==> design.v <==
`timescale 1ns/1ps   
module fp_arithmetic_sequence_generator (
    input wire clk,                   
    input wire rst_n,                 
    input wire activate,              
    input wire [31:0] a1,             
    input wire [31:0] d,              
    input wire [31:0] n,              
    input wire [31:0] saddr,          
    output reg done,                  
    output reg [31:0] mem_addr,       
    output reg [31:0] mem_wdata,      
    output reg mem_write,             
    input wire mem_ready              
);
    localparam IDLE = 3'b000;        
    localparam INIT = 3'b001;        
    localparam LOAD_ADD = 3'b010;    
    localparam WAIT_ADD = 3'b011;    
    localparam MEM_WRITE = 3'b100;   
    localparam WAIT_MEM = 3'b101;    
    localparam UPDATE = 3'b110;      
    localparam FINISH = 3'b111;      
    reg [2:0] state;                 
    reg [31:0] counter;              
    reg [31:0] current_term;         
    reg [31:0] add_a, add_b;        
    reg add_start;                   
    wire [31:0] add_result;          
    wire add_done;                   
    fp_adder fp_add_inst (
        .clk(clk),
        .rst_n(rst_n),
        .a(add_a),
        .b(add_b),
        .start(add_start),
        .result(add_result),
        .done(add_done)
    );
    always @(posedge clk or negedge rst_n) begin
        if (!rst_n) begin
            state <= IDLE;
            counter <= 32'b0;
            current_term <= 32'b0;
            done <= 1'b0;
            add_start <= 1'b0;
            add_a <= 32'b0;
            add_b <= 32'b0;
            mem_addr <= 32'b0;
            mem_wdata <= 32'b0;
            mem_write <= 1'b0;
        end else begin
            add_start <= 1'b0;
            mem_write <= 1'b0;
            case (state)
                IDLE: begin
                    counter <= 32'b0;
                    done <= 1'b0;
                    if (activate) begin
                        state <= INIT;   
                    end
                end
                INIT: begin
                    current_term <= a1;          
                    counter <= 32'b0;            
                    mem_addr <= saddr;           
                    if (n == 32'b0)
                        state <= FINISH;         
                    else
                        state <= MEM_WRITE;      
                end
                LOAD_ADD: begin
                    add_a <= current_term;
                    add_b <= d;
                    add_start <= 1'b1;           
                    state <= WAIT_ADD;
                end
                WAIT_ADD: begin
                    if (add_done) begin
                        state <= MEM_WRITE;      
                    end
                end
                MEM_WRITE: begin
                    mem_wdata <= (counter == 0) ? a1 : add_result;
                    mem_write <= 1'b1;           
                    state <= WAIT_MEM;
                end
                WAIT_MEM: begin
                    if (mem_ready) begin
                        mem_addr <= mem_addr + 4;  
                        counter <= counter + 1'b1;  
                        if ((counter + 32'd1) >= n) begin
                            state <= FINISH;
                        end else if (counter == 0) begin
                            current_term <= a1;
                            state <= LOAD_ADD;   
                        end else begin
                            current_term <= add_result;
                            state <= LOAD_ADD;
                        end
                    end
                end
                FINISH: begin
                    done <= 1'b1;               
                    if (!activate) begin
                        state <= IDLE;          
                    end
                end
                default: state <= IDLE;         
            endcase
        end
    end
endmodule
module fp_adder (
    input wire clk,
    input wire rst_n,
    input wire [31:0] a,         
    input wire [31:0] b,         
    input wire start,            
    output reg [31:0] result,    
    output reg done              
);
    reg [31:0] a_reg, b_reg;    
    reg a_sign, b_sign;          
    reg [7:0] a_exp, b_exp;      
    reg [23:0] a_mant, b_mant;   
    reg [7:0] result_exp;        
    reg result_sign;             
    reg [24:0] result_mant;      
    reg [7:0] exp_diff;          
    localparam IDLE = 3'h0;       
    localparam UNPACK = 3'h1;     
    localparam ALIGN = 3'h2;      
    localparam ADD = 3'h3;        
    localparam NORMALIZE = 3'h4;  
    localparam PACK = 3'h5;       
    reg [2:0] state;
    always @(posedge clk or negedge rst_n) begin
        if (!rst_n) begin
            state <= IDLE;
            result <= 32'b0;
            done <= 1'b0;
        end else begin
            done <= 1'b0;   
            case (state)
                IDLE: begin
                    if (start) begin
                        a_reg <= a;   
                        b_reg <= b;
                        state <= UNPACK;
                    end
                end
                UNPACK: begin
                    a_sign <= a_reg[31];
                    a_exp <= a_reg[30:23];
                    a_mant <= {1'b1, a_reg[22:0]};   
                    b_sign <= b_reg[31];
                    b_exp <= b_reg[30:23];
                    b_mant <= {1'b1, b_reg[22:0]};   
                    state <= ALIGN;
                end
                ALIGN: begin
                    if (a_exp > b_exp) begin
                        exp_diff <= a_exp - b_exp;
                        b_mant <= ((a_exp - b_exp) > 24) ? 24'b0 : (b_mant >> (a_exp - b_exp));
                        result_exp <= a_exp;
                    end else begin
                        exp_diff <= b_exp - a_exp;
                        a_mant <= ((b_exp - a_exp) > 24) ? 24'b0 : (a_mant >> (b_exp - a_exp));
                        result_exp <= b_exp;
                    end
                    state <= ADD;
                end
                ADD: begin
                    if (a_sign == b_sign) begin
                        result_mant <= a_mant + b_mant;
                        result_sign <= a_sign;
                    end else begin
                        if (a_mant >= b_mant) begin
                            result_mant <= a_mant - b_mant;
                            result_sign <= a_sign;
                        end else begin
                            result_mant <= b_mant - a_mant;
                            result_sign <= b_sign;
                        end
                    end
                    state <= NORMALIZE;
                end
                NORMALIZE: begin
                    if (result_mant[24]) begin
                        result_mant <= result_mant >> 1;
                        result_exp <= result_exp + 1;
                        state <= PACK;
                    end else if (result_mant[23:0] != 0) begin
                        if (!result_mant[23]) begin
                            result_mant <= result_mant << 1;
                            result_exp <= result_exp - 1;
                        end else begin
                            state <= PACK;
                        end
                    end else begin
                        result_exp <= 8'b0;
                        state <= PACK;
                    end
                end
                PACK: begin
                    result <= {result_sign, result_exp, result_mant[22:0]};
                    done <= 1'b1;   
                    state <= IDLE;
                end
                default: state <= IDLE;   
            endcase
        end
    end
endmodule
==> run.sh <==
#!/bin/bash
# the make line also repeats each setting of config.mk as NAME=value (left out here)
make -C /OpenROAD-flow-scripts/flow DESIGN_CONFIG=/design/flow/config.mk WORK_HOME=/design/flow/orfs CLKGATE_MAP_FILE= finish
==> config.mk <==
export PLATFORM = sky130hd
export DESIGN_NAME = fp_arithmetic_sequence_generator
export DESIGN_NICKNAME = fp_arithmetic_sequence_generator
export VERILOG_FILES = /design/flow/design.v
export SDC_FILE = /design/flow/constraint.sdc
export NUM_CORES = 4
export LEC_CHECK = 0
export ABC_AREA = 1
export CAP_MARGIN = 5
export CELL_PAD_IN_SITES_DETAIL_PLACEMENT = 2
export CORE_MARGIN = 2
export CORE_UTILIZATION = 44
export CTS_CLUSTER_SIZE = 35
export PLACE_DENSITY = 0.38
export SETUP_SLACK_MARGIN = 0.27
export SLEW_MARGIN = 15
==> constraint.sdc <==
create_clock -name core_clock -period 3.06 [get_ports {clk}]
set_input_delay 0.6120 -clock core_clock [delete_from_list [all_inputs] [get_ports {clk}]]
set_output_delay 0.6120 -clock core_clock [all_outputs]
set_load 0.01 [all_outputs]
==> CHANGELOG.md, run 1 <==
### Changed

- XOR/XNOR Fraction of Synth Area: 4.097%
- Number of standard cells reported by yosys: 3144
- Routability congestion estimate from global placement: 0.9782
- Die area: 59760 um2
- Die Height: 244.5 um
- Post-Syn Instances: 3144
- Commonest register cell after synthesis: dfrtp_1
- Simple-gate share of the synthesized area: 22.43%
- Most frequent cell after synthesis: nand2_1
- First error: [ERROR DPL-0033] detailed placement checks failed during check placement.
- Count of warnings emitted by yosys: 2
- Number of synthesized register bits: 405
- Core region area: 57480 um2
- Starting Density: 44.26%
- Result of the run: aborted with a tool error
- Count of flip-flops with a built-in enable after synthesis: 164
- Top comb family, area: simple AND/OR/NAND/NOR gates
- AO/OA Area Share: 12.94%
- Most frequent cells after synthesis: nand2_1, inv_1, o21ai_0, dfrtp_1, nand3_1
- Syn nets: 3406
- Post-synth area hogs: dfrtp_1, edfxtp_1, nand2_1
- Total number of placement rows: 88
- Mapped cell area: 25440 um2
- Area fraction in full adders, half adders and majority gates: 6.541%
- Width of the die: 244.5 um
- Synth async-reset ratio: 59.51%
- Port buffer count: 197
- Top Ports: 198
- Fail Step: detailed placement
- Register area share after synthesis: 43.07%
- Post-synthesis chip area from yosys: 25440 um2
- Area leader, netlist: dfrtp_1
- Multiplexer fraction of the synthesized cell area: 2.833%
- Top cell type's share of synthesized area: 23.51%
- Distinct cell type count of the synthesized netlist: 67
- Mean area per synthesized cell: 8.091 um2
-- per-stage QoR --
step | TNS, ns | cell area (um2) | power, mW | setup WS [ns] | instances
3_3_place_gp | -25.54 | 30440 | 11.18 | -0.4944 | 4295
2_1_floorplan | -5.636 | 25510 | 9.462 | -0.2139 | 3144
==> inputs of run 2 (changes only) <==
- CAP_MARGIN: 5 -> 20
- CELL_PAD_IN_SITES_DETAIL_PLACEMENT: 2 -> 0
- CELL_PAD_IN_SITES_GLOBAL_PLACEMENT: not set -> 0
- CORE_UTILIZATION: 44 -> 72
- CTS_CLUSTER_DIAMETER: not set -> 127
- CTS_CLUSTER_SIZE: 35 -> 49
- HOLD_SLACK_MARGIN: not set -> -0.1
- MAX_ROUTING_LAYER: not set -> met5
- PLACE_DENSITY: 0.38 -> 0.69
- SETUP_SLACK_MARGIN: 0.27 -> not set
- SLEW_MARGIN: 15 -> 30
- clock period: 3.06 -> 2.96 ns (I/O delays scaled with it)
==> CHANGELOG.md, run 2 <==
### Changed

- Number of buffers added by the clock tree synthesis step: 12
- Root buffer cell: clkbuf_16
- Count of warnings emitted by yosys: 2
- AO/OA Area Share: 12.94%
- Register area share after synthesis: 43.07%
- Commonest register cell after synthesis: dfrtp_1
- Standard cell area after detailed placement: 29320 um2
- First error: [ERROR GRT-0232] Routing congestion too high. Check the congestion heatmap in the GUI.
- Most frequent cells after synthesis: nand2_1, inv_1, o21ai_0, dfrtp_1, nand3_1
- Mean area per synthesized cell: 8.091 um2
- Grt ovf: 5685
- Port buffer count: 197
- Number of synthesized register bits: 405
- Top cell type's share of synthesized area: 23.51%
- Simple-gate share of the synthesized area: 22.43%
- XOR/XNOR Fraction of Synth Area: 4.097%
- Level count of the clock H-tree: 1
- Top comb family, area: simple AND/OR/NAND/NOR gates
- Fail Step: global routing
- Total number of placement rows: 68
- Number of standard cells reported by yosys: 3144
- Global routing usage summed across all routing layers: 117.1%
- Core region area: 34630 um2
- Most frequent cell after synthesis: nand2_1
- Cell Count Post-Placement: 3900
- Multiplexer fraction of the synthesized cell area: 2.833%
- Top Ports: 198
- Area fraction in full adders, half adders and majority gates: 6.541%
- Mapped cell area: 25440 um2
- Synth async-reset ratio: 59.51%
- Estimated wirelength of the detail-placed design: 62.89 mm
- Post-Syn Instances: 3144
- Area leader, netlist: dfrtp_1
- Width of the die: 192.0 um
- Die Height: 192.0 um
- Result of the run: aborted with a tool error
- Distinct cell type count of the synthesized netlist: 67
- Post-synth area hogs: dfrtp_1, edfxtp_1, nand2_1
- Die area: 36850 um2
- Syn nets: 3406
- Clock net sink count: 405
- CTS Buffer Depth: 3
- Starting Density: 73.46%
- Count of flip-flops with a built-in enable after synthesis: 164
- Post-synthesis chip area from yosys: 25440 um2
- Routability congestion estimate from global placement: 1.098
run 2: metrics by stage:
| step | power [mW] | hold WS [ns] | util [%] | setup WS [ns] |
|---|---|---|---|---|
| after floorplan | 9.781 | 0.2964 | - | -0.3139 |
| after detailed placement | 11.93 | 0.3871 | 84.67 | -0.9032 |
| after global placement | 11.50 | 0.3868 | 84.67 | -0.5106 |
| after CTS | 14.52 | 0.4246 | 90.94 | -0.7842 |
run 2: what timing repair did:
| item | 4_1_cts |
|---|---|
| cloned | 8 |
| hold buffers | 1 |
| pin swaps | 104 |
| hold endpoints to repair | 17 |
| resized | 301 |
| setup endpoints to repair | 105 |
| setup buffers | 50 |
run 2: routing by layer:
metal  GRT overflow  GRT usage, %
met5             39         77.88
met4           1044         127.9
met3            214         92.73
met2           4224         158.1
met1            164         96.29
==> inputs of run 3 (changes only) <==
- ABC_AREA: 1 -> not set
- CORE_UTILIZATION: 72 -> 71
- CTS_CLUSTER_SIZE: 49 -> 50
- HOLD_SLACK_MARGIN: -0.1 -> not set
- PLACE_DENSITY: 0.69 -> not set
- SETUP_SLACK_MARGIN: not set -> 0.31
- TNS_END_PERCENT: not set -> 55
- clock period: 2.96 -> 1.06 ns (I/O delays scaled with it)
==> CHANGELOG.md, run 3 <==
### Changed

- XOR/XNOR Fraction of Synth Area: 1.834%
- Port buffer count: 197
- Top comb family, area: AND-OR/OR-AND gates
- Syn nets: 2842
- Count of flip-flops with a built-in enable after synthesis: 164
- AO/OA Area Share: 19.35%
- Simple-gate share of the synthesized area: 13.67%
- Fail Step: clock tree synthesis
- Total number of placement rows: 69
- Post-synthesis chip area from yosys: 25320 um2
- Area fraction in full adders, half adders and majority gates: 6.573%
- Multiplexer fraction of the synthesized cell area: 10.24%
- Starting Density: 71.70%
- Number of standard cells reported by yosys: 2580
- Area leader, netlist: dfrtp_1
- Post-synth area hogs: dfrtp_1, edfxtp_1, ha_1
- Result of the run: aborted with a tool error
- Synth async-reset ratio: 59.51%
- Die Height: 192.8 um
- Mean area per synthesized cell: 9.813 um2
- Distinct cell type count of the synthesized netlist: 83
- Most frequent cell after synthesis: dfrtp_1
- Cell Count Post-Placement: 3751
- Mapped cell area: 25320 um2
- Top Ports: 198
- Count of warnings emitted by yosys: 2
- Post-Syn Instances: 2580
- First error: [ERROR DPL-0038] Utilization greater than 100%, impossible to legalize
- Width of the die: 192.8 um
- Top cell type's share of synthesized area: 23.62%
- Register area share after synthesis: 43.28%
- Commonest register cell after synthesis: dfrtp_1
- Estimated wirelength of the detail-placed design: 83.42 mm
- Core region area: 35310 um2
- Number of synthesized register bits: 405
- Most frequent cells after synthesis: dfrtp_1, nor2_1, inv_1, nand2_1, edfxtp_1
- Routability congestion estimate from global placement: 1.154
- Die area: 37180 um2
run 3: through the flow:
step / setup slack [ns] / cell area, um2 / utilization (%)
after global placement: -2.473 / 33620 / 95.23
after floorplan: -2.599 / 26520 / -
after detailed placement: -2.827 / 33620 / 95.23
==> inputs of run 4 (changes only) <==
- CELL_PAD_IN_SITES_DETAIL_PLACEMENT: 0 -> not set
- CELL_PAD_IN_SITES_GLOBAL_PLACEMENT: 0 -> not set
- CORE_UTILIZATION: 71 -> 66
- CTS_CLUSTER_DIAMETER: 127 -> not set
- CTS_CLUSTER_SIZE: 50 -> not set
- MAX_ROUTING_LAYER: met5 -> not set
- SETUP_SLACK_MARGIN: 0.31 -> not set
- SLEW_MARGIN: 30 -> 20
- TNS_END_PERCENT: 55 -> not set
- clock period: 1.06 -> 4.08 ns (I/O delays scaled with it)
==> CHANGELOG.md, run 4 <==
## Implementation

- Worst Setup Start Kind: flip-flop
- Pre-CTS setup slack: -0.1700 ns
- Number of max-capacitance violations reported: 0
- Wire length of the first global-routing pass: 141.8 mm
- Cell chain of the critical path: nand4_1, nor4_4, and3_4, nand4_1, nor2_2, and3_2, xor2_1, ha_1, a21o_1, a21o_1, a21o_1, nor2_4, clkbuf_16, or3_1, o21ai_0, a221oi_2
- Core region area: 37760 um2
- Hold Path Class: primary input to async pin
- Tot Pwr: 10.43 mW
- Final period utilization: 102.7%
- Starting Density: 67.06%
- Via density per instance: 7.416
- Grt ovf: 0
- Synth async-reset ratio: 59.51%
- Actual slew at the worst max-slew pin: 1.066 ns
- Routed via count: 24866
- Pwr per Cell Area: 343.2 nW/um2
- Post-synth area hogs: dfrtp_1, edfxtp_1, ha_1
- Type of the worst setup path: flip-flop to flip-flop
- Level count of the clock H-tree: 2
- Global routing usage summed across all routing layers: 46.99%
- Post-layout instance area: 30390 um2
- Mean area per synthesized cell: 9.813 um2
- Top comb family, area: AND-OR/OR-AND gates
- Worst flop-to-flop path endpoint: current_term[18]
- End of the critical path: current_term[18]
- Routability congestion estimate from global placement: 1.014
- Estimated wirelength of the detail-placed design: 63.02 mm
- Max Clk Rate: 0.2386 GHz
- Syn nets: 2842
- Final count of hold timing violations: 0
- Internal power: 7.620 mW
- Commonest register cell after synthesis: dfrtp_1
- Type of element capturing the critical path: flip-flop
- CP required: 4.56 ns
- Number of buffers added by the clock tree synthesis step: 42
- Multiplexer fraction of the synthesized cell area: 10.24%
- Routed wire length per instance: 29.00 um
- Top cell type's share of synthesized area: 23.62%
- Proportion of power drawn by the clock network: 40.6%
- Cell count along the critical path: 16
- Buffering stage count on the worst path with inverters included: 1
- Via count of the first global-routing pass: 23759
- Standard cell area after detailed placement: 28410 um2
- Worst-case setup margin in the final layout: -0.1113 ns
- Register-to-Register Setup Slack: -0.11 ns
- Post-Syn Instances: 2580
- End-of-flow core utilization: 80.48%
- Failed layout checks: setup timing
- Max VDD drop: 0.0003868 V
- Number of standard cells reported by yosys: 2580
- Clock-pin slew reported for the worst setup and hold paths after clock tree synthesis: 0.07 ns
- Number of antenna violations at the first check in global routing: 4
- Top Ports: 198
- Number of warning messages in the logs: 91
- Number of nets in the finished design: 3067
- Depth of the worst register-to-register path: 16
- Cell occurring most often along the worst timing path: a21o_1
- WP data arrival: 4.67 ns
- Clock tree from TritonCTS: built
- Total number of placement rows: 71
- Seq power: 4.90 mW
- Root buffer cell: clkbuf_16
- Mapped cell area: 25320 um2
- Cell Count Post-Placement: 3256
- Total clock network power: 4.23 mW
- Area leader, netlist: dfrtp_1
- Fillcell total: 2090
- Highest-power group: sequential cells
- Number of synthesized register bits: 405
- CTS Buffer Depth: 3
- Number of remaining DRC errors: 0
- Worst-path fanout max: 16
- Result of the run: complete, but fails checks
- Clock net sink count: 405
- Area fraction in full adders, half adders and majority gates: 6.573%
- Leak Pwr: 13.19 nW
- Worst Clk Skew: 0.04033 ns
- Final setup TNS: -0.5442 ns
- Worst r2r src: counter[10]
- Number of standard cells in the layout, taps in and fillers out: 3353
- Switching pwr: 2.809 mW
- Distinct cell type count of the synthesized netlist: 83
- Switching share of power: 26.93%
- Largest net degree at the start of global routing: 134
- Relative contribution of sequential cells to total power: 47.0%
- Worst-case headroom to the max-slew limit: 28.96%
- Count of warnings emitted by yosys: 2
- Min cycle time layout: 4.191 ns
- RSZ-0062 raised after global routing: true
- Count of flip-flops with a built-in enable after synthesis: 164
- Most frequent cells after synthesis: dfrtp_1, nor2_1, inv_1, nand2_1, edfxtp_1
- XOR/XNOR Fraction of Synth Area: 1.834%
- Logic pwr share: 12.4%
- Min Hold Slack: 0.08756 ns
- Max Slew Vio Count: 0
- Sum of routed wire length over all layers: 97.22 mm
- Simple-gate share of the synthesized area: 13.67%
- Comb pwr: 1.29 mW
- Port buffer count: 197
- Initial detailed-routing violation count: 4390
- Number of iterations in the first detailed-routing pass: 7
- Register area share after synthesis: 43.28%
- Post-synthesis chip area from yosys: 25320 um2
- Finish-stage setup viols: 11
- Die Height: 199.9 um
- Post-detailed-route count of antenna-violating nets: 0
- Width of the die: 199.9 um
- Most frequent cell after synthesis: dfrtp_1
- Slowest stage delay, CP: 0.47 ns
- AO/OA Area Share: 19.35%
- Die area: 39940 um2
- Slowest cell on the critical path: dfrtp_1
- Top delay family on crit path: simple AND/OR/NAND/NOR gates
- Source-to-sink clock delay at the later pin of the worst-skew pair: 0.61 ns
- Syn-to-layout area delta: 20.03%
- Launch point of the critical path: counter[10]
run 4: what timing repair did:
item / CTS / global route
endpoints found under the setup margin: 35 / 67
cloned: 0 / 2
hold buffers: 0 / 0
pin swaps: 2 / 10
hold endpoints to repair: 0 / 0
gates resized: 11 / 60
buffers inserted: 3 / 11
run 4: final cells by class:
class / instances / area, um2 / share of cell area [%]
Inverter: 172 / 645.6 / 2.125
Clock buffer: 56 / 1195 / 3.932
Timing Repair Buffer: 343 / 3199 / 10.53
Sequential cell: 405 / 10970 / 36.10
Multi-Input combinational cell: 1841 / 13440 / 44.23
Antenna cell: 3 / 7.507 / 0.02471
Clock inverter: 22 / 290.3 / 0.9553
Tap cell: 511 / 639.4 / 2.104
run 4: layer usage:
metal	vias to the layer above	share of wire (%)	global-route usage [%]
li1	10035	-	-
met1	11681	34	60.37
met3	710	14	11.71
met5	-	0.010	0
met4	2	8.5	25.02
met2	2438	44	73.96
==> inputs of run 5 (changes only) <==
- CELL_PAD_IN_SITES_DETAIL_PLACEMENT: not set -> 0
- CELL_PAD_IN_SITES_GLOBAL_PLACEMENT: not set -> 0
- CORE_UTILIZATION: 66 -> 71
- CTS_CLUSTER_DIAMETER: not set -> 127
- CTS_CLUSTER_SIZE: not set -> 50
- MAX_ROUTING_LAYER: not set -> met5
- SLEW_MARGIN: 20 -> 30
- clock period: 4.08 -> 1.6 ns (I/O delays scaled with it)
==> CHANGELOG.md, run 5 <==
### Changed

- Core region area: 35310 um2
- Port buffer count: 197
- Number of synthesized register bits: 405
- Count of flip-flops with a built-in enable after synthesis: 164
- Die area: 37180 um2
- Mean area per synthesized cell: 9.813 um2
- Simple-gate share of the synthesized area: 13.67%
- Standard cell area after detailed placement: 33310 um2
- Synth async-reset ratio: 59.51%
- XOR/XNOR Fraction of Synth Area: 1.834%
- Top Ports: 198
- First error: [ERROR DPL-0038] Utilization greater than 100%, impossible to legalize
- Area leader, netlist: dfrtp_1
- Most frequent cell after synthesis: dfrtp_1
- Die Height: 192.8 um
- Routability congestion estimate from global placement: 1.163
- Count of warnings emitted by yosys: 2
- Register area share after synthesis: 43.28%
- Area fraction in full adders, half adders and majority gates: 6.573%
- Post-Syn Instances: 2580
- Syn nets: 2842
- Mapped cell area: 25320 um2
- Post-synthesis chip area from yosys: 25320 um2
- Number of standard cells reported by yosys: 2580
- Commonest register cell after synthesis: dfrtp_1
- AO/OA Area Share: 19.35%
- Total number of placement rows: 69
- Post-synth area hogs: dfrtp_1, edfxtp_1, ha_1
- Fail Step: clock tree synthesis
- Distinct cell type count of the synthesized netlist: 83
- Estimated wirelength of the detail-placed design: 79.54 mm
- Multiplexer fraction of the synthesized cell area: 10.24%
- Top comb family, area: AND-OR/OR-AND gates
- Cell Count Post-Placement: 3704
- Top cell type's share of synthesized area: 23.62%
- Width of the die: 192.8 um
- Pre-CTS setup slack: -2.213 ns
- Starting Density: 71.70%
- Most frequent cells after synthesis: dfrtp_1, nor2_1, inv_1, nand2_1, edfxtp_1
- Result of the run: aborted with a tool error
==> inputs of run 6 (changes only) <==
- CORE_UTILIZATION: 71 -> 59
- CTS_CLUSTER_DIAMETER: 127 -> 74
- CTS_CLUSTER_SIZE: 50 -> 25
- clock period: 1.6 -> 3.21 ns (I/O delays scaled with it)
==> CHANGELOG.md, run 6 <==
## Implementation

- Via count of the first global-routing pass: 25994
- Max Clk Rate: 0.2394 GHz
- Number of warning messages in the logs: 93
- Sum of routed wire length over all layers: 111.6 mm
- Register-to-Register Setup Slack: -0.97 ns
- Max Slew Vio Count: 0
- Min cycle time layout: 4.178 ns
- Proportion of power drawn by the clock network: 31.5%
- Worst-path fanout max: 7
- Area leader, netlist: dfrtp_1
- Worst-case headroom to the max-slew limit: 28.48%
- Buffering stage count on the worst path with inverters included: 4
- Startpoint of the lowest-slack hold path: fp_add_inst.a_reg[28]
- Cell chain of the critical path: nand4_1, nor4_4, and3_2, nand4_1, buf_4, buf_4, nor3_1, xor2_1, ha_1, a21o_1, nor2_4, buf_4, clkbuf_16, or3_1, o21ai_2, a221oi_2
- Result of the run: complete, but fails checks
- Logic pwr share: 15.1%
- Clock tree from TritonCTS: built
- Core region area: 42130 um2
- Die area: 44580 um2
- Number of standard cells reported by yosys: 2580
- Worst flop-to-flop path endpoint: current_term[15]
- Number of nets in the finished design: 3450
- Fillcell total: 2103
- Comb pwr: 1.76 mW
- XOR/XNOR Fraction of Synth Area: 1.834%
- Source-to-sink clock delay at the later pin of the worst-skew pair: 0.62 ns
- Seq power: 6.20 mW
- Depth of the worst register-to-register path: 16
- Slowest cell on the critical path: dfrtp_1
- Hold Path Class: flip-flop to flip-flop
- Via density per instance: 7.213
- RSZ-0062 raised after global routing: true
- Simple-gate share of the synthesized area: 13.67%
- Post-synthesis chip area from yosys: 25320 um2
- Width of the die: 211.1 um
- Tot Pwr: 11.61 mW
- Number of remaining DRC errors: 0
- WP data arrival: 4.68 ns
- Worst-case setup margin in the final layout: -0.9678 ns
- Post-synth area hogs: dfrtp_1, edfxtp_1, ha_1
- Relative contribution of sequential cells to total power: 53.4%
- Mean area per synthesized cell: 9.813 um2
- Min Hold Slack: 0.4276 ns
- Clock-pin slew reported for the worst setup and hold paths after clock tree synthesis: 0.11 ns
- Top delay family on crit path: simple AND/OR/NAND/NOR gates
- Post-layout instance area: 35600 um2
- Distinct cell type count of the synthesized netlist: 83
- Standard cell area after detailed placement: 30960 um2
- Worst r2r src: counter[7]
- Post-detailed-route count of antenna-violating nets: 0
- Internal power: 8.234 mW
- Final count of hold timing violations: 0
- Most frequent cells after synthesis: dfrtp_1, nor2_1, inv_1, nand2_1, edfxtp_1
- Commonest register cell after synthesis: dfrtp_1
- Instance count along the most critical hold path: 0
- Leak Pwr: 15.43 nW
- Area fraction in full adders, half adders and majority gates: 6.573%
- Cell count along the critical path: 16
- Port buffer count: 197
- Routability congestion estimate from global placement: 0.9924
- Root buffer cell: clkbuf_16
- Cell Count Post-Placement: 3575
- Switching pwr: 3.375 mW
- Synth async-reset ratio: 59.51%
- Launch point of the critical path: counter[7]
- End of the critical path: current_term[15]
- Count of warnings emitted by yosys: 2
- Most frequent cell after synthesis: dfrtp_1
- Number of antenna violations at the first check in global routing: 4
- Worst Setup Start Kind: flip-flop
- Count of flip-flops with a built-in enable after synthesis: 164
- Slowest stage delay, CP: 0.41 ns
- Syn-to-layout area delta: 40.62%
- Routed via count: 27026
- Highest-power group: sequential cells
- Type of element capturing the critical path: flip-flop
- Register area share after synthesis: 43.28%
- Number of synthesized register bits: 405
- AO/OA Area Share: 19.35%
- Number of iterations in the first detailed-routing pass: 9
- Post-Syn Instances: 2580
- Number of standard cells in the layout, taps in and fillers out: 3747
- Largest net degree at the start of global routing: 114
- Multiplexer fraction of the synthesized cell area: 10.24%
- Cell occurring most often along the worst timing path: buf_4
- Clock net sink count: 405
- CTS Buffer Depth: 3
- Global routing usage summed across all routing layers: 45.72%
- Pwr per Cell Area: 326.1 nW/um2
- Starting Density: 60.09%
- Top comb family, area: AND-OR/OR-AND gates
- Top Ports: 198
- Level count of the clock H-tree: 1
- Hold Path Sink: fp_add_inst.a_exp[5]
- Finish-stage setup viols: 107
- Actual slew at the worst max-slew pin: 1.072 ns
- Switching share of power: 29.07%
- Initial detailed-routing violation count: 4366
- Estimated wirelength of the detail-placed design: 69.07 mm
- Total number of placement rows: 75
- Max VDD drop: 0.0005744 V
- Syn nets: 2842
- Type of the worst setup path: flip-flop to flip-flop
- Number of max-capacitance violations reported: 0
- Total clock network power: 3.66 mW
- Wire length of the first global-routing pass: 155.4 mm
- Number of buffers added by the clock tree synthesis step: 25
- Failed layout checks: setup timing
- Worst Clk Skew: 0.03943 ns
- Grt ovf: 0
- Final period utilization: 130.1%
- Die Height: 211.1 um
- Top cell type's share of synthesized area: 23.62%
- CP required: 3.71 ns
- Routed wire length per instance: 29.78 um
- Mapped cell area: 25320 um2
run 6: area by class of cell:
cell class / instances / area, um2 / area share, %
diodes: 2 / 5.005 / 0.01406
clock buffers: 32 / 651.9 / 1.831
clock inverters: 13 / 186.4 / 0.5237
inverters: 172 / 645.6 / 1.814
multi-input cells: 1843 / 15680 / 44.03
flip-flops and latches: 405 / 10960 / 30.80
well taps: 539 / 674.4 / 1.894
repair buffers: 741 / 6797 / 19.09
run 6: layer usage:
layer  up-vias  GRT usage, %  wire length (um)
met5         -             0                28
met4         4         22.24              8864
met3       769         11.14             14450
met2      2545         72.94             49570
met1     12904         58.67             38650
li1      10804             -                 -
run 6: repair_timing:
action	4_1_cts	5_1_grt
hold buffers	1	0
gates resized	351	209
setup buffers	86	51
endpoints found under the hold margin	10	0
setup endpoints to repair	106	106
pin swaps	135	107
cloned	7	2
run 6: stage by stage:
step | utilization (%) | TNS (ns) | setup WS (ns)
finish | 84.49 | -46.16 | -0.9678
global route | 84.49 | -53.23 | -1.003
CTS | 80.96 | -29.53 | -0.5947
detailed placement | 73.48 | -43.71 | -0.7557
global placement | 73.48 | -33.46 | -0.6170
floorplan | - | -14.40 | -0.4497
==> inputs of run 7 (changes only) <==
- CORE_UTILIZATION: 59 -> 71
- CTS_CLUSTER_DIAMETER: 74 -> 352
- CTS_CLUSTER_SIZE: 25 -> 50
- SETUP_SLACK_MARGIN: not set -> -0.08
- clock period: 3.21 -> 1.07 ns (I/O delays scaled with it)
==> CHANGELOG.md, run 7 <==
### Changed

- Number of synthesized register bits: 405
- Mapped cell area: 25320 um2
- Count of flip-flops with a built-in enable after synthesis: 164
- Total number of placement rows: 69
- Mean area per synthesized cell: 9.813 um2
- Syn nets: 2842
- Estimated wirelength of the detail-placed design: 85.76 mm
- Register area share after synthesis: 43.28%
- Post-synth area hogs: dfrtp_1, edfxtp_1, ha_1
- Number of standard cells reported by yosys: 2580
- Top comb family, area: AND-OR/OR-AND gates
- Synth async-reset ratio: 59.51%
- Port buffer count: 197
- Post-synthesis chip area from yosys: 25320 um2
- Core region area: 35310 um2
- Pre-CTS setup slack: -3.803 ns
- Top Ports: 198
- Fail Step: clock tree synthesis
- Die Height: 192.8 um
- Commonest register cell after synthesis: dfrtp_1
- Area leader, netlist: dfrtp_1
- Distinct cell type count of the synthesized netlist: 83
- AO/OA Area Share: 19.35%
- Die area: 37180 um2
- Most frequent cell after synthesis: dfrtp_1
- Multiplexer fraction of the synthesized cell area: 10.24%
- Simple-gate share of the synthesized area: 13.67%
- Top cell type's share of synthesized area: 23.62%
- XOR/XNOR Fraction of Synth Area: 1.834%
- First error: [ERROR DPL-0038] Utilization greater than 100%, impossible to legalize
- Result of the run: aborted with a tool error
- Width of the die: 192.8 um
- Most frequent cells after synthesis: dfrtp_1, nor2_1, inv_1, nand2_1, edfxtp_1
- Count of warnings emitted by yosys: 2
- Starting Density: 71.70%
- Post-Syn Instances: 2580
- Routability congestion estimate from global placement: 1.146
- Area fraction in full adders, half adders and majority gates: 6.573%
-- run 7: stage by stage --
stage          instance area [um2]  cells
3_5_place_dp                 33750   3752
3_3_place_gp                 33750   3752
2_1_floorplan                26860   2580
==> inputs of run 8 (changes only) <==
- CELL_PAD_IN_SITES_DETAIL_PLACEMENT: 0 -> not set
- CELL_PAD_IN_SITES_GLOBAL_PLACEMENT: 0 -> not set
- CORE_UTILIZATION: 71 -> 70
- CTS_CLUSTER_DIAMETER: 352 -> 32
- CTS_CLUSTER_SIZE: 50 -> 14
- MAX_ROUTING_LAYER: met5 -> not set
- SETUP_SLACK_MARGIN: -0.08 -> 0.73
- SLEW_MARGIN: 30 -> 20
- clock period: 1.07 -> 4.04 ns (I/O delays scaled with it)
==> CHANGELOG.md, run 8 <==
### Changed

- Level count of the clock H-tree: 3
- Most frequent cells after synthesis: dfrtp_1, nor2_1, inv_1, nand2_1, edfxtp_1
- Estimated wirelength of the detail-placed design: 61.51 mm
- Root buffer cell: clkbuf_16
- Number of buffers added by the clock tree synthesis step: 76
- Global routing usage summed across all routing layers: 109.6%
- CTS Buffer Depth: 3
- Width of the die: 194.2 um
- Register area share after synthesis: 43.28%
- Multiplexer fraction of the synthesized cell area: 10.24%
- Most frequent cell after synthesis: dfrtp_1
- Fail Step: global routing
- Standard cell area after detailed placement: 28380 um2
- Die Height: 194.2 um
- Number of standard cells reported by yosys: 2580
- Clock net sink count: 405
- Count of warnings emitted by yosys: 2
- Post-synthesis chip area from yosys: 25320 um2
- AO/OA Area Share: 19.35%
- Port buffer count: 197
- Starting Density: 71.18%
- Area fraction in full adders, half adders and majority gates: 6.573%
- Result of the run: aborted with a tool error
- Distinct cell type count of the synthesized netlist: 83
- Grt ovf: 4380
- Core region area: 35570 um2
- First error: [ERROR GRT-0232] Routing congestion too high. Check the congestion heatmap in the GUI.
- Routability congestion estimate from global placement: 1.063
- Area leader, netlist: dfrtp_1
- Count of flip-flops with a built-in enable after synthesis: 164
- Syn nets: 2842
- XOR/XNOR Fraction of Synth Area: 1.834%
- Commonest register cell after synthesis: dfrtp_1
- Simple-gate share of the synthesized area: 13.67%
- Post-synth area hogs: dfrtp_1, edfxtp_1, ha_1
- Top cell type's share of synthesized area: 23.62%
- Pre-CTS setup slack: -0.1653 ns
- Top Ports: 198
- Mapped cell area: 25320 um2
- Synth async-reset ratio: 59.51%
- Top comb family, area: AND-OR/OR-AND gates
- Total number of placement rows: 69
- Mean area per synthesized cell: 9.813 um2
- Die area: 37700 um2
- Number of synthesized register bits: 405
- Post-Syn Instances: 2580
[run 8: through the flow]
| step | utilization [%] | instances | power, mW | setup TNS, ns | hold WS, ns |
|---|---|---|---|---|---|
| 4_1_cts | 92.16 | 3398 | 12.94 | 0 | 0.03844 |
| 3_3_place_gp | 79.77 | 3184 | 6.027 | 0 | 0.4005 |
| 2_1_floorplan | - | 2580 | 5.462 | 0 | 0.3519 |
| 3_5_place_dp | 79.79 | 3184 | 6.137 | -1.855 | 0.4052 |
[run 8: layer usage]
metal	overflow	GRT usage, %
met1	77	95.44
met2	3267	141.5
met3	93	88.71
met4	920	119.9
met5	23	61.81
[run 8: what timing repair did]
item / CTS
hold buffers: 0
setup endpoints to repair: 106
gates cloned: 5
pin swaps: 56
gates resized: 236
buffers inserted: 68
==> inputs of run 9 (changes only) <==
- ABC_AREA: not set -> 1
- CELL_PAD_IN_SITES_DETAIL_PLACEMENT: not set -> 0
- CORE_MARGIN: 2 -> 5
- CORE_UTILIZATION: 70 -> 40
- CTS_CLUSTER_DIAMETER: 32 -> not set
- CTS_CLUSTER_SIZE: 14 -> not set
- GPL_ROUTABILITY_DRIVEN: not set -> 0
- MAX_ROUTING_LAYER: not set -> met4
- PLACE_DENSITY_LB_ADDON: not set -> 0.24
- SETUP_SLACK_MARGIN: 0.73 -> 2.83
- SLEW_MARGIN: 20 -> 15
- TNS_END_PERCENT: not set -> 85
- clock period: 4.04 -> 12.0 ns (I/O delays scaled with it)
==> CHANGELOG.md, run 9 <==
## Implementation

- Hold Path Sink: mem_write
- Resize count post-CTS: 0
- Port buffer count: 197
- Worst r2r src: counter[0]
- Starting Density: 40.33%
- Syn-to-layout area delta: 16.60%
- Number of nets in the finished design: 3533
- Initial detailed-routing violation count: 1901
- Total clock network power: 1.49 mW
- Worst-case headroom to the max-slew limit: 30.46%
- Min cycle time layout: 4.920 ns
- Number of antenna violations at the first check in global routing: 0
- Finish-stage setup viols: 0
- Worst Setup Start Kind: primary input
- Type of the worst setup path: primary input to flip-flop
- Distinct cell type count of the synthesized netlist: 67
- Seq power: 1.93 mW
- Largest net degree at the start of global routing: 104
- Instance count along the most critical hold path: 0
- Slowest stage delay, CP: 0.50 ns
- Post-synthesis chip area from yosys: 25440 um2
- Final period utilization: 41.00%
- Estimated wirelength of the detail-placed design: 58.04 mm
- Total number of placement rows: 92
- Tot Pwr: 4.298 mW
- Antenna diode count: 0
- Level count of the clock H-tree: 2
- Post-Syn Instances: 3144
- Slowest cell on the critical path: clkdlybuf4s50_1
- Via count of the first global-routing pass: 21105
- Root buffer cell: clkbuf_16
- Max Slew Vio Count: 0
- Buffers inserted by post-CTS timing repair: 0
- Routed via count: 21830
- Number of iterations in the first detailed-routing pass: 6
- Count of flip-flops with a built-in enable after synthesis: 164
- Syn nets: 3406
- Final count of hold timing violations: 0
- Die area: 68740 um2
- Result of the run: no timing/DRC/antenna violations
- Internal power: 3.038 mW
- Mean area per synthesized cell: 8.091 um2
- Pwr per Cell Area: 144.9 nW/um2
- Highest-power group: sequential cells
- Clock-pin slew reported for the worst setup and hold paths after clock tree synthesis: 0.06 ns
- Min Hold Slack: 0.3821 ns
- Worst-path fanout max: 34
- Actual slew at the worst max-slew pin: 1.043 ns
- Number of remaining DRC errors: 0
- Post-synth area hogs: dfrtp_1, edfxtp_1, nand2_1
- Register area share after synthesis: 43.07%
- Buffering stage count on the worst path with inverters included: 4
- Count of warnings emitted by yosys: 2
- Post-detailed-route count of antenna-violating nets: 0
- Core region area: 63080 um2
- Top cell type's share of synthesized area: 23.51%
- Cell chain of the critical path: clkdlybuf4s50_1, inv_1, ha_1, a21oi_1, nor2_1, a211oi_1, a21oi_1, o21ai_0, a21oi_1, o21ai_0, nand3_1, buf_4, nand2_1, buf_8, nand2_1, nand2_1
- Hold Path Class: flip-flop to flip-flop
- Leak Pwr: 13.67 nW
- Area fraction in full adders, half adders and majority gates: 6.541%
- Switching share of power: 29.31%
- Launch point of the critical path: n[5]
- Startpoint of the lowest-slack hold path: state[1]
- Number of standard cells reported by yosys: 3144
- Post-CTS Hold Buffers: 0
- Final setup TNS: 0 ns
- XOR/XNOR Fraction of Synth Area: 4.097%
- Mapped cell area: 25440 um2
- Grt ovf: 0
- Max Clk Rate: 0.2032 GHz
- Number of synthesized register bits: 405
- Worst Clk Skew: 0.02188 ns
- WP data arrival: 5.43 ns
- Worst flop-to-flop path endpoint: current_term[17]
- Width of the die: 262.2 um
- Number of max-capacitance violations reported: 0
- Max VDD drop: 0.0001397 V
- Clock tree from TritonCTS: built
- Commonest register cell after synthesis: dfrtp_1
- Register-to-Register Setup Slack: 7.22 ns
- Number of warning messages in the logs: 86
- Multiplexer fraction of the synthesized cell area: 2.833%
- Proportion of power drawn by the clock network: 34.8%
- Depth of the worst register-to-register path: 24
- Die Height: 262.2 um
- CP required: 12.51 ns
- Number of buffers added by the clock tree synthesis step: 43
- Simple-gate share of the synthesized area: 22.43%
- Fillcell total: 6326
- Sum of routed wire length over all layers: 76.77 mm
- Logic pwr share: 20.3%
- End of the critical path: current_term[17]
- Top delay family on crit path: buffers and inverters
- Type of element capturing the critical path: flip-flop
- Top comb family, area: simple AND/OR/NAND/NOR gates
- Clock net sink count: 405
- Global routing usage summed across all routing layers: 22.52%
- Comb pwr: 0.873 mW
- Source-to-sink clock delay at the later pin of the worst-skew pair: 0.58 ns
- Cell count along the critical path: 16
- CTS Buffer Depth: 3
- RSZ-0062 raised after global routing: false
- Most frequent cell after synthesis: nand2_1
- Top Ports: 198
- Via density per instance: 5.258
- Relative contribution of sequential cells to total power: 44.9%
- Wire length of the first global-routing pass: 118.3 mm
- Most frequent cells after synthesis: nand2_1, inv_1, o21ai_0, dfrtp_1, nand3_1
- AO/OA Area Share: 12.94%
- Switching pwr: 1.260 mW
- Synth async-reset ratio: 59.51%
- Routed wire length per instance: 18.49 um
- Area leader, netlist: dfrtp_1
run 9: cell type report:
type                       instances  area [um2]  area share (%)
timing repair buffer             220        2185           7.365
sequential                       405       10960           36.95
clock inverter                    27       385.4           1.299
multi-input combinational       2229       12460           42.00
inverter                         372        1409           4.750
clock buffer                      53        1207           4.071
tap                              846        1059           3.569
run 9: through the flow:
step	utilization [%]	instance area, um2	cells	setup WS (ns)
after CTS	46.96	29620	4150	6.704
after detailed placement	44.43	28030	4070	6.075
after global placement	44.41	28010	4069	6.114
after floorplan	-	25440	3144	6.409
after global routing	47.02	29660	4152	6.704
final	47.02	29660	4152	7.080
run 9: routing by layer:
layer	GRT usage, %	vias up	routed length, um	part of all wire, %
li1	-	10710	-	-
met1	29.06	10255	32550	42
met2	35.82	696	36090	47
met3	3.661	169	4704	6.1
met4	8.786	0	3419	4.5
met5	-	-	0	0
==> inputs of run 10 (changes only) <==
- ABC_AREA: 1 -> not set
- CELL_PAD_IN_SITES_DETAIL_PLACEMENT: 0 -> not set
- CORE_MARGIN: 5 -> 2
- CORE_UTILIZATION: 40 -> 70
- CTS_CLUSTER_DIAMETER: not set -> 38
- CTS_CLUSTER_SIZE: not set -> 37
- GPL_ROUTABILITY_DRIVEN: 0 -> not set
- MAX_ROUTING_LAYER: met4 -> not set
- PLACE_DENSITY_LB_ADDON: 0.24 -> not set
- SETUP_SLACK_MARGIN: 2.83 -> 0.61
- SLEW_MARGIN: 15 -> 20
- TNS_END_PERCENT: 85 -> not set
- clock period: 12.0 -> 4.07 ns (I/O delays scaled with it)
==> CHANGELOG.md, run 10 <==
### Changed

- Result of the run: aborted with a tool error
- Fail Step: global routing
- First error: [ERROR GRT-0232] Routing congestion too high. Check the congestion heatmap in the GUI.
- Area fraction in full adders, half adders and majority gates: 6.573%
- Syn nets: 2842
- AO/OA Area Share: 19.35%
- Synth async-reset ratio: 59.51%
- Cell Count Post-Placement: 3179
- XOR/XNOR Fraction of Synth Area: 1.834%
- Area leader, netlist: dfrtp_1
- Count of warnings emitted by yosys: 2
- Register area share after synthesis: 43.28%
- Distinct cell type count of the synthesized netlist: 83
- Grt ovf: 251
- Most frequent cell after synthesis: dfrtp_1
- Post-synthesis chip area from yosys: 25320 um2
- Routability congestion estimate from global placement: 1.064
- Pre-CTS setup slack: -0.05678 ns
- Multiplexer fraction of the synthesized cell area: 10.24%
- Mean area per synthesized cell: 9.813 um2
- Number of standard cells reported by yosys: 2580
- Port buffer count: 197
- Global routing usage summed across all routing layers: 85.57%
- Top cell type's share of synthesized area: 23.62%
- Width of the die: 194.2 um
- Core region area: 35570 um2
- Die Height: 194.2 um
- Total number of placement rows: 69
- Number of buffers added by the clock tree synthesis step: 52
- Standard cell area after detailed placement: 28260 um2
- Post-CTS Hold Buffers: 0
- CTS Buffer Depth: 3
- Level count of the clock H-tree: 2
- Commonest register cell after synthesis: dfrtp_1
- Starting Density: 71.18%
- Clock net sink count: 405
- Most frequent cells after synthesis: dfrtp_1, nor2_1, inv_1, nand2_1, edfxtp_1
- Post-Syn Instances: 2580
- Number of synthesized register bits: 405
- Root buffer cell: clkbuf_16
- Estimated wirelength of the detail-placed design: 60.50 mm
- Post-synth area hogs: dfrtp_1, edfxtp_1, ha_1
- Mapped cell area: 25320 um2
- Top comb family, area: AND-OR/OR-AND gates
- Simple-gate share of the synthesized area: 13.67%
- Top Ports: 198
- Count of flip-flops with a built-in enable after synthesis: 164
- Die area: 37700 um2
-- run 10: per-layer routing --
metal  GRT overflow  global-route usage [%]
met5              3                   41.63
met4            104                   85.91
met3             14                   74.34
met2            120                   97.35
met1             10                   86.56
-- run 10: metrics by stage --
| step | total power, mW | utilization, % |
|---|---|---|
| 2_1_floorplan | 5.422 | - |
| 3_5_place_dp | 6.068 | 79.46 |
| 3_3_place_gp | 5.969 | 79.46 |
| 4_1_cts | 11.18 | 89.51 |
-- run 10: repair_timing --
item / CTS
pin swaps: 71
cloned: 12
resized: 203
setup buffers: 66
endpoints found under the setup margin: 107
==> inputs of run 11 (changes only) <==
- CELL_PAD_IN_SITES_DETAIL_PLACEMENT: not set -> 0
- CELL_PAD_IN_SITES_GLOBAL_PLACEMENT: not set -> 0
- CORE_UTILIZATION: 70 -> 72
- CTS_CLUSTER_DIAMETER: 38 -> 74
- CTS_CLUSTER_SIZE: 37 -> 14
- MAX_ROUTING_LAYER: not set -> met5
- PLACE_DENSITY: not set -> 0.81
- SETUP_SLACK_MARGIN: 0.61 -> 1.05
- SLEW_MARGIN: 20 -> 30
- clock period: 4.07 -> 3.89 ns (I/O delays scaled with it)
==> CHANGELOG.md, run 11 <==
### Changed

- Width of the die: 191.5 um
- Mean area per synthesized cell: 9.813 um2
- Number of buffers added by the clock tree synthesis step: 36
- Multiplexer fraction of the synthesized cell area: 10.24%
- Count of warnings emitted by yosys: 2
- Post-Syn Instances: 2580
- Register area share after synthesis: 43.28%
- Result of the run: aborted with a tool error
- Post-synth area hogs: dfrtp_1, edfxtp_1, ha_1
- Top cell type's share of synthesized area: 23.62%
- Synth async-reset ratio: 59.51%
- Port buffer count: 197
- Mapped cell area: 25320 um2
- Distinct cell type count of the synthesized netlist: 83
- Area fraction in full adders, half adders and majority gates: 6.573%
- Die area: 36680 um2
- Number of synthesized register bits: 405
- Top Ports: 198
- Starting Density: 73.29%
- Most frequent cells after synthesis: dfrtp_1, nor2_1, inv_1, nand2_1, edfxtp_1
- Most frequent cell after synthesis: dfrtp_1
- Count of flip-flops with a built-in enable after synthesis: 164
- Root buffer cell: clkbuf_16
- Core region area: 34540 um2
- Die Height: 191.5 um
- Post-synthesis chip area from yosys: 25320 um2
- Commonest register cell after synthesis: dfrtp_1
- Syn nets: 2842
- CTS Buffer Depth: 3
- AO/OA Area Share: 19.35%
- Number of standard cells reported by yosys: 2580
- Fail Step: global routing
- Global routing usage summed across all routing layers: 80.11%
- Total number of placement rows: 68
- Simple-gate share of the synthesized area: 13.67%
- Post-CTS Hold Buffers: 0
- Routability congestion estimate from global placement: 1.085
- Grt ovf: 18
- Clock net sink count: 405
- XOR/XNOR Fraction of Synth Area: 1.834%
- Top comb family, area: AND-OR/OR-AND gates
- Area leader, netlist: dfrtp_1
- Level count of the clock H-tree: 2
- Estimated wirelength of the detail-placed design: 63.34 mm
- First error: [ERROR GRT-0116] Global routing finished with congestion. Check the congestion regions in the DRC Viewer.
[run 11: repair_timing]
action	4_1_cts
endpoints found under the setup margin	159
resized	340
gates cloned	5
buffers inserted	141
pin swaps	148
[run 11: metrics by stage]
| step | setup TNS, ns | cells | total power [mW] | worst slack (ns) | area [um2] |
|---|---|---|---|---|---|
| 2_1_floorplan | 0 | 2580 | 5.708 | 0.2310 | 26180 |
| 3_3_place_gp | -0.005082 | 3212 | 6.284 | -0.005082 | 29030 |
| 3_5_place_dp | -6.799 | 3212 | 6.406 | -0.3093 | 29030 |
| 4_1_cts | 0 | 3421 | 9.969 | 0.06764 | 32970 |
[run 11: routing by layer]
metal	global-route usage, %	GRT overflow
met1	81.03	0
met2	93.50	2
met3	69.08	10
met4	77.10	6
met5	33.93	0
==> inputs of run 12 (changes only) <==
- ABC_AREA: not set -> 1
- CELL_PAD_IN_SITES_DETAIL_PLACEMENT: 0 -> not set
- CELL_PAD_IN_SITES_GLOBAL_PLACEMENT: 0 -> not set
- CTS_CLUSTER_DIAMETER: 74 -> not set
- CTS_CLUSTER_SIZE: 14 -> not set
- MAX_ROUTING_LAYER: met5 -> not set
- PLACE_DENSITY: 0.81 -> not set
- SETUP_SLACK_MARGIN: 1.05 -> not set
- SLEW_MARGIN: 30 -> 20
- clock period: 3.89 -> 3.52 ns (I/O delays scaled with it)
==> CHANGELOG.md, run 12 <==
## Implementation

- Result of the run: complete, but fails checks
- Failed layout checks: hold timing, setup timing
- Area fraction in full adders, half adders and majority gates: 6.541%
- Number of max-capacitance violations reported: 0
- Depth of the worst register-to-register path: 22
- Mapped cell area: 25440 um2
- Worst Setup Start Kind: flip-flop
- Actual slew at the worst max-slew pin: 1.149 ns
- Combinational gate area: 12950 um2
- Buffering stage count on the worst path with inverters included: 5
- Count of warnings emitted by yosys: 2
- Highest routed metal layer: met5
- Synth async-reset ratio: 59.51%
- Finish-stage setup viols: 37
- Root buffer cell: clkbuf_16
- Comb pwr: 3.85 mW
- Register area share after synthesis: 43.07%
- Max VDD drop: 0.0005851 V
- Global routing usage summed across all routing layers: 50.55%
- WP data arrival: 4.92 ns
- Post-detailed-route count of antenna-violating nets: 0
- Leak Pwr: 14.34 nW
- Worst flop-to-flop path endpoint: current_term[1]
- Top delay family on crit path: simple AND/OR/NAND/NOR gates
- Min Hold Slack: -0.01114 ns
- Slowest stage delay, CP: 0.46 ns
- Most frequent cell after synthesis: nand2_1
- Logic pwr share: 24.9%
- Mean area per synthesized cell: 8.091 um2
- Syn-to-layout area delta: 20.11%
- Routed wire length per instance: 26.64 um
- Seq power: 6.84 mW
- Number of standard cells reported by yosys: 3144
- Switching pwr: 5.431 mW
- Min cycle time layout: 4.402 ns
- WL met3: 16.74 mm
- Max Slew Vio Count: 0
- Top cell type's share of synthesized area: 23.51%
- Launch point of the critical path: counter[2]
- Final setup TNS: -27.09 ns
- Number of antenna violations at the first check in global routing: 10
- Sequential cell area: 10960 um2
- Count of flip-flops with a built-in enable after synthesis: 164
- Simple-gate share of the synthesized area: 22.43%
- Total number of placement rows: 68
- Worst-case headroom to the max-slew limit: 22.67%
- Core region area: 34630 um2
- Estimated wirelength of the detail-placed design: 60.50 mm
- Via count of the first global-routing pass: 25686
- CTS Buffer Depth: 3
- Type of element capturing the critical path: flip-flop
- Relative contribution of sequential cells to total power: 44.3%
- Post-Syn Instances: 3144
- Routed via count: 27705
- Most frequent cells after synthesis: nand2_1, inv_1, o21ai_0, dfrtp_1, nand3_1
- XOR/XNOR Fraction of Synth Area: 4.097%
- End-of-flow core utilization: 88.24%
- Final period utilization: 125.0%
- Highest-power group: sequential cells
- RSZ-0062 raised after global routing: true
- Worst Clk Skew: 0.02096 ns
- End of the critical path: current_term[1]
- Distinct cell type count of the synthesized netlist: 67
- Final count of hold timing violations: 3
- Via density per instance: 7.133
- AO/OA Area Share: 12.94%
- Switching share of power: 35.16%
- Clock net sink count: 405
- Worst-case setup margin in the final layout: -0.8817 ns
- Sum of routed wire length over all layers: 103.5 mm
- Worst r2r src: counter[2]
- Commonest register cell after synthesis: dfrtp_1
- Die area: 36850 um2
- Post-layout instance area: 30550 um2
- Post-synthesis chip area from yosys: 25440 um2
- Met2 wire len: 43.32 mm
- Clock-pin slew reported for the worst setup and hold paths after clock tree synthesis: 0.07 ns
- Slowest cell on the critical path: dfrtp_1
- Type of the worst setup path: flip-flop to flip-flop
- Register-to-Register Setup Slack: -0.88 ns
- Width of the die: 192.0 um
- Number of warning messages in the logs: 92
- Number of remaining DRC errors: 0
- Wire length of the first global-routing pass: 142.0 mm
- Grt ovf: 0
- Port buffer count: 197
- Post-CTS Hold Buffers: 0
- Cell count along the critical path: 22
- Number of iterations in the first detailed-routing pass: 17
- M1 WL: 31.66 mm
- Internal power: 10.02 mW
- Post-synth area hogs: dfrtp_1, edfxtp_1, nand2_1
- Initial detailed-routing violation count: 5775
- Fillcell total: 1540
- Largest net degree at the start of global routing: 171
- Clock tree from TritonCTS: built
- Syn nets: 3406
- Routability congestion estimate from global placement: 1.039
- Worst-path fanout max: 22
- Cell chain of the critical path: buf_4, nand4_1, nor2_2, nand3_2, nor2_2, nand3b_1, nor3_2, nand2_2, nor2_4, buf_4, nand4_1, inv_1, nand2_1, xor2_1, ha_1, nand4_1, buf_4, o221a_4, nand3_4, buf_12, nand3_1, nand2_1
- Starting Density: 73.46%
- Number of synthesized register bits: 405
- Source-to-sink clock delay at the later pin of the worst-skew pair: 0.59 ns
- Top comb family, area: simple AND/OR/NAND/NOR gates
- Number of nets in the finished design: 3652
- Area leader, netlist: dfrtp_1
- Top Ports: 198
- Level count of the clock H-tree: 2
- Hold Path Class: primary input to async pin
- Proportion of power drawn by the clock network: 30.8%
- Number of buffers added by the clock tree synthesis step: 42
- Die Height: 192.0 um
- Multiplexer fraction of the synthesized cell area: 2.833%
- Standard cell area after detailed placement: 28320 um2
- Max Clk Rate: 0.2272 GHz
- Pwr per Cell Area: 505.6 nW/um2
- CP required: 4.04 ns
- Total clock network power: 4.76 mW
run 12: timing repair:
| action | CTS | global route |
|---|---|---|
| setup buffers | 12 | 17 |
| cloned | 1 | 2 |
| endpoints found under the setup margin | 35 | 92 |
| gates resized | 25 | 127 |
| pin swaps | 12 | 29 |
run 12: metrics by stage:
stage	setup WS [ns]	cells	total power [mW]
global route	-1.071	3883	15.67
detailed placement	-0.3815	3770	9.779
global placement	-0.1103	3770	9.452
finish	-0.8817	3884	15.45
CTS	-0.2734	3860	14.49
floorplan	0.01222	3144	8.219
run 12: final cells by class:
cell class / instances / area share, %
diodes: 5 / 0.04095
inverters: 372 / 4.644
flip-flops and latches: 405 / 35.87
repair buffers: 340 / 10.62
multi-input cells: 2229 / 42.39
clock inverters: 29 / 1.011
clock buffers: 49 / 3.559
well taps: 455 / 1.863
run 12: metal layers:
layer | global-route usage, % | vias up
met5 | 0 | -
met4 | 33.38 | 12
met3 | 15.06 | 1159
met2 | 79.19 | 3238
met1 | 60.80 | 12355
li1 | - | 10941
==> inputs of run 13 (changes only) <==
- CORE_UTILIZATION: 72 -> 70
- CTS_CLUSTER_DIAMETER: not set -> 250
- SETUP_SLACK_MARGIN: not set -> 0.61
- clock period: 3.52 -> 4.85 ns (I/O delays scaled with it)
==> CHANGELOG.md, run 13 <==
## Implementation

- Global routing usage summed across all routing layers: 45.34%
- Die area: 37880 um2
- Number of standard cells reported by yosys: 3144
- Sum of routed wire length over all layers: 87.23 mm
- Count of warnings emitted by yosys: 2
- Estimated wirelength of the detail-placed design: 60.00 mm
- CP required: 5.29 ns
- Number of antenna violations at the first check in global routing: 2
- Number of iterations in the first detailed-routing pass: 11
- Most frequent cells after synthesis: nand2_1, inv_1, o21ai_0, dfrtp_1, nand3_1
- Register area share after synthesis: 43.07%
- Via density per instance: 6.603
- XOR/XNOR Fraction of Synth Area: 4.097%
- Top delay family on crit path: simple AND/OR/NAND/NOR gates
- Number of nets in the finished design: 3546
- Post-synthesis chip area from yosys: 25440 um2
- Cell count along the critical path: 18
- Core region area: 35660 um2
- Type of the worst setup path: flip-flop to flip-flop
- CTS Buffer Depth: 3
- Register-to-Register Setup Slack: 0.85 ns
- Post-synth area hogs: dfrtp_1, edfxtp_1, nand2_1
- Met2 wire len: 39.44 mm
- Buffering stage count on the worst path with inverters included: 3
- Top cell type's share of synthesized area: 23.51%
- WP data arrival: 4.45 ns
- Mapped cell area: 25440 um2
- Area leader, netlist: dfrtp_1
- Leak Pwr: 13.69 nW
- Level count of the clock H-tree: 2
- Pwr per Cell Area: 359.4 nW/um2
- Total clock network power: 3.28 mW
- Cell occurring most often along the worst timing path: nand2_1
- Number of warning messages in the logs: 87
- End of the critical path: fp_add_inst.b_mant[6]
- Number of standard cells in the layout, taps in and fillers out: 3779
- Syn-to-layout area delta: 14.43%
- Launch point of the critical path: fp_add_inst.b_exp[2]
- Max Clk Rate: 0.2497 GHz
- Total number of placement rows: 69
- Internal power: 7.161 mW
- Number of remaining DRC errors: 0
- Post-layout instance area: 29110 um2
- Count of flip-flops with a built-in enable after synthesis: 164
- Type of element capturing the critical path: flip-flop
- Finish-stage setup viols: 0
- Actual slew at the worst max-slew pin: 1.132 ns
- Cell Count Post-Placement: 3696
- Area fraction in full adders, half adders and majority gates: 6.541%
- Relative contribution of sequential cells to total power: 46.2%
- Result of the run: no timing/DRC/antenna violations
- Clock-pin slew reported for the worst setup and hold paths after clock tree synthesis: 0.07 ns
- Synth async-reset ratio: 59.51%
- Starting Density: 71.35%
- Switching share of power: 31.55%
- Root buffer cell: clkbuf_16
- Die Height: 194.6 um
- Commonest register cell after synthesis: dfrtp_1
- Number of buffers added by the clock tree synthesis step: 41
- Width of the die: 194.6 um
- Simple-gate share of the synthesized area: 22.43%
- RSZ-0062 raised after global routing: false
- Min cycle time layout: 4.005 ns
- Slowest stage delay, CP: 0.46 ns
- Number of max-capacitance violations reported: 0
- Worst-case headroom to the max-slew limit: 24.51%
- Post-Syn Instances: 3144
- Switching pwr: 3.300 mW
- Depth of the worst register-to-register path: 18
- Syn nets: 3406
- Distinct cell type count of the synthesized netlist: 67
- Top Ports: 198
- Clock net sink count: 405
- Cell chain of the critical path: inv_1, ha_1, nand2_1, nor2_2, nand3_2, nand3_4, nand2_8, inv_6, nand2_2, nand2_4, nand2_1, nand2_1, nand3_1, inv_1, nand3_1, a21oi_1, nand3_1, nand2_1
- Number of synthesized register bits: 405
- M1 WL: 29.86 mm
- Most frequent cell after synthesis: nand2_1
- Highest-power group: sequential cells
- Clock tree from TritonCTS: built
- Standard cell area after detailed placement: 27620 um2
- WL met3: 11.13 mm
- Worst r2r src: fp_add_inst.b_exp[2]
- Wire length of the first global-routing pass: 133.6 mm
- AO/OA Area Share: 12.94%
- Worst Clk Skew: 0.02197 ns
- Final period utilization: 82.57%
- Final count of hold timing violations: 0
- Worst Setup Start Kind: flip-flop
- Initial detailed-routing violation count: 3605
- Grt ovf: 0
- Hold Path Class: primary input to async pin
- Post-detailed-route count of antenna-violating nets: 0
- Source-to-sink clock delay at the later pin of the worst-skew pair: 0.59 ns
- Final setup TNS: 0 ns
- Seq power: 4.83 mW
- Top comb family, area: simple AND/OR/NAND/NOR gates
- Logic pwr share: 22.5%
- Comb pwr: 2.35 mW
- Largest net degree at the start of global routing: 95
- Routed wire length per instance: 23.08 um
- Slowest cell on the critical path: ha_1
- End-of-flow core utilization: 81.64%
- Post-CTS Hold Buffers: 0
- Multiplexer fraction of the synthesized cell area: 2.833%
- Max VDD drop: 0.0004573 V
- Mean area per synthesized cell: 8.091 um2
- Via count of the first global-routing pass: 24225
- Routed via count: 24952
- Worst flop-to-flop path endpoint: fp_add_inst.b_mant[6]
- Max Slew Vio Count: 0
- Worst-path fanout max: 64
- Port buffer count: 197
- Highest routed metal layer: met5
- Proportion of power drawn by the clock network: 31.4%
- Routability congestion estimate from global placement: 1.048
-- run 13: area by class of cell --
class | instances | area (um2)
multi-input combinational | 2229 | 12500
sequential | 405 | 10960
fill | 2092 | 6545
timing repair buffer | 235 | 2303
inverter | 372 | 1409
clock buffer | 56 | 1142
tap | 461 | 576.8
clock inverter | 20 | 219.0
antenna | 1 | 2.502
-- run 13: stage by stage --
| stage | total power [mW] | setup WS (ns) | hold WS [ns] |
|---|---|---|---|
| finish | 10.46 | 0.8454 | 0.2277 |
| floorplan | 5.965 | 0.6889 | 0.3537 |
| global route | 10.81 | 0.5929 | 0.2434 |
| CTS | 10.32 | 0.6196 | 0.2307 |
| detailed placement | 7.003 | 0.6588 | 0.3965 |
| global placement | 6.793 | 0.8268 | 0.3980 |
-- run 13: timing repair --
action / CTS / global route
resized: 1 / 18
setup buffers: 0 / 5
endpoints found under the setup margin: 6 / 33
pin swaps: 0 / 1
cloned: 0 / 1
-- run 13: layer usage --
| metal | track usage [%] | vias to the layer above |
|---|---|---|
| met5 | 0 | - |
| met4 | 27.55 | 2 |
| met3 | 10.67 | 534 |
| met2 | 71.71 | 2147 |
| met1 | 56.95 | 11532 |
| li1 | - | 10737 |
==> inputs of run 14 (changes only) <==
- CAP_MARGIN: 20 -> 40
- CELL_PAD_IN_SITES_DETAIL_PLACEMENT: not set -> 0
- CORE_ASPECT_RATIO: not set -> 1.27
- CORE_MARGIN: 2 -> 9
- CORE_UTILIZATION: 70 -> 40
- CTS_CLUSTER_DIAMETER: 250 -> not set
- GPL_ROUTABILITY_DRIVEN: not set -> 0
- MAX_ROUTING_LAYER: not set -> met4
- PLACE_DENSITY: not set -> 0.6
- SETUP_SLACK_MARGIN: 0.61 -> 2.83
- SLEW_MARGIN: 20 -> 5
- TNS_END_PERCENT: not set -> 95
- clock period: 4.85 -> 12.0 ns (I/O delays scaled with it)
==> CHANGELOG.md, run 14 <==
## Implementation

- Leak Pwr: 13.67 nW
- XOR/XNOR Fraction of Synth Area: 4.097%
- Register-to-Register Setup Slack: 7.04 ns
- Number of standard cells reported by yosys: 3144
- Worst Clk Skew: 0.02491 ns
- Count of flip-flops with a built-in enable after synthesis: 164
- Initial detailed-routing violation count: 1749
- Number of synthesized register bits: 405
- Result of the run: no timing/DRC/antenna violations
- Max Clk Rate: 0.2004 GHz
- Width of the die: 241.8 um
- Logic pwr share: 20.8%
- Total clock network power: 1.36 mW
- Wire length of the first global-routing pass: 124.0 mm
- Synth async-reset ratio: 59.51%
- Relative contribution of sequential cells to total power: 46.7%
- Cell chain of the critical path: clkdlybuf4s50_1, inv_1, ha_1, a21oi_1, nor2_1, a211oi_1, a21oi_1, o21ai_0, a21oi_1, o21ai_0, nand3_1, buf_4, nand2_1, buf_16, nand2_1, nand2_1
- Standard cell area after detailed placement: 28180 um2
- Estimated wirelength of the detail-placed design: 62.67 mm
- Actual slew at the worst max-slew pin: 0.8560 ns
- RSZ-0062 raised after global routing: false
- Top comb family, area: simple AND/OR/NAND/NOR gates
- Final count of hold timing violations: 0
- Syn-to-layout area delta: 16.45%
- Comb pwr: 0.871 mW
- Max Slew Vio Count: 0
- Sum of routed wire length over all layers: 79.97 mm
- Clock tree from TritonCTS: built
- Startpoint of the lowest-slack hold path: fp_add_inst.state[3]
- Post-detailed-route count of antenna-violating nets: 0
- Level count of the clock H-tree: 2
- Max VDD drop: 0.0001131 V
- Post-CTS Hold Buffers: 0
- Die area: 73070 um2
- CP required: 12.47 ns
- Simple-gate share of the synthesized area: 22.43%
- CTS Buffer Depth: 3
- Finish-stage setup viols: 0
- Starting Density: 40.62%
- Slowest stage delay, CP: 0.48 ns
- Post-synth area hogs: dfrtp_1, edfxtp_1, nand2_1
- Seq power: 1.95 mW
- Number of antenna violations at the first check in global routing: 3
- Routed via count: 21819
- Number of max-capacitance violations reported: 0
- Worst-case headroom to the max-slew limit: 42.93%
- Cell Count Post-Placement: 4071
- Top delay family on crit path: buffers and inverters
- Number of iterations in the first detailed-routing pass: 6
- Mapped cell area: 25440 um2
- Most frequent cell after synthesis: nand2_1
- Clock-pin slew reported for the worst setup and hold paths after clock tree synthesis: 0.06 ns
- Number of remaining DRC errors: 0
- Worst flop-to-flop path endpoint: current_term[22]
- Count of warnings emitted by yosys: 2
- Internal power: 2.932 mW
- Final period utilization: 41.59%
- Buffers inserted by post-CTS timing repair: 0
- Number of warning messages in the logs: 84
- WP data arrival: 5.46 ns
- Root buffer cell: clkbuf_16
- Hold Path Sink: fp_add_inst.state[2]
- Register area share after synthesis: 43.07%
- Number of buffers added by the clock tree synthesis step: 42
- Largest net degree at the start of global routing: 87
- Slowest cell on the critical path: clkdlybuf4s50_1
- Worst Setup Start Kind: primary input
- Number of nets in the finished design: 3537
- Most frequent cells after synthesis: nand2_1, inv_1, o21ai_0, dfrtp_1, nand3_1
- End of the critical path: current_term[22]
- Mean area per synthesized cell: 8.091 um2
- Top cell type's share of synthesized area: 23.51%
- Area fraction in full adders, half adders and majority gates: 6.541%
- Fillcell total: 6370
- Syn nets: 3406
- Worst r2r src: counter[0]
- End-of-flow core utilization: 47.30%
- Hold Path Class: flip-flop to flip-flop
- Resize count post-CTS: 0
- Number of standard cells in the layout, taps in and fillers out: 4152
- Grt ovf: 0
- Distinct cell type count of the synthesized netlist: 67
- Type of element capturing the critical path: flip-flop
- Port buffer count: 197
- Depth of the worst register-to-register path: 24
- Type of the worst setup path: primary input to flip-flop
- Highest-power group: sequential cells
- Total number of placement rows: 103
- Commonest register cell after synthesis: dfrtp_1
- Core region area: 62630 um2
- Multiplexer fraction of the synthesized cell area: 2.833%
- Instance count along the most critical hold path: 0
- Switching share of power: 29.88%
- Die Height: 302.2 um
- Post-layout instance area: 29620 um2
- Via density per instance: 5.255
- Pwr per Cell Area: 141.1 nW/um2
- Proportion of power drawn by the clock network: 32.4%
- Cell count along the critical path: 16
- Min cycle time layout: 4.991 ns
- AO/OA Area Share: 12.94%
- Area leader, netlist: dfrtp_1
run 14: per-layer routing:
| metal | GRT usage [%] | share of wire (%) | vias to the layer above | wire, um |
|---|---|---|---|---|
| met5 | - | 0 | - | 0 |
| met1 | 24.63 | 39 | 10344 | 31380 |
| met4 | 6.756 | 3.1 | 0 | 2477 |
| met3 | 2.965 | 5.1 | 118 | 4078 |
| met2 | 39.96 | 53 | 633 | 42030 |
| li1 | - | - | 10724 | - |
run 14: area by class of cell:
cell class	count	area [um2]	share of cell area (%)
tap	840	1051	3.548
antenna	3	7.507	0.02534
clock buffer	62	1281	4.325
inverter	372	1409	4.756
timing repair buffer	225	2307	7.788
clock inverter	16	152.6	0.5153
multi-input combinational	2229	12450	42.04
sequential	405	10960	37.00
run 14: per-stage QoR:
| stage | setup WS [ns] | total power, mW | hold slack, ns |
|---|---|---|---|
| final | 7.009 | 4.181 | 0.4091 |
| after global routing | 6.599 | 4.399 | 0.4275 |
| after CTS | 7.067 | 4.212 | 0.4179 |
| after detailed placement | 6.511 | 2.850 | 0.4057 |
| after global placement | 6.124 | 2.837 | 0.4012 |
| after floorplan | 6.409 | 2.411 | 0.3537 |
Power figures rest on the tool's default switching activity, not on a simulated workload.
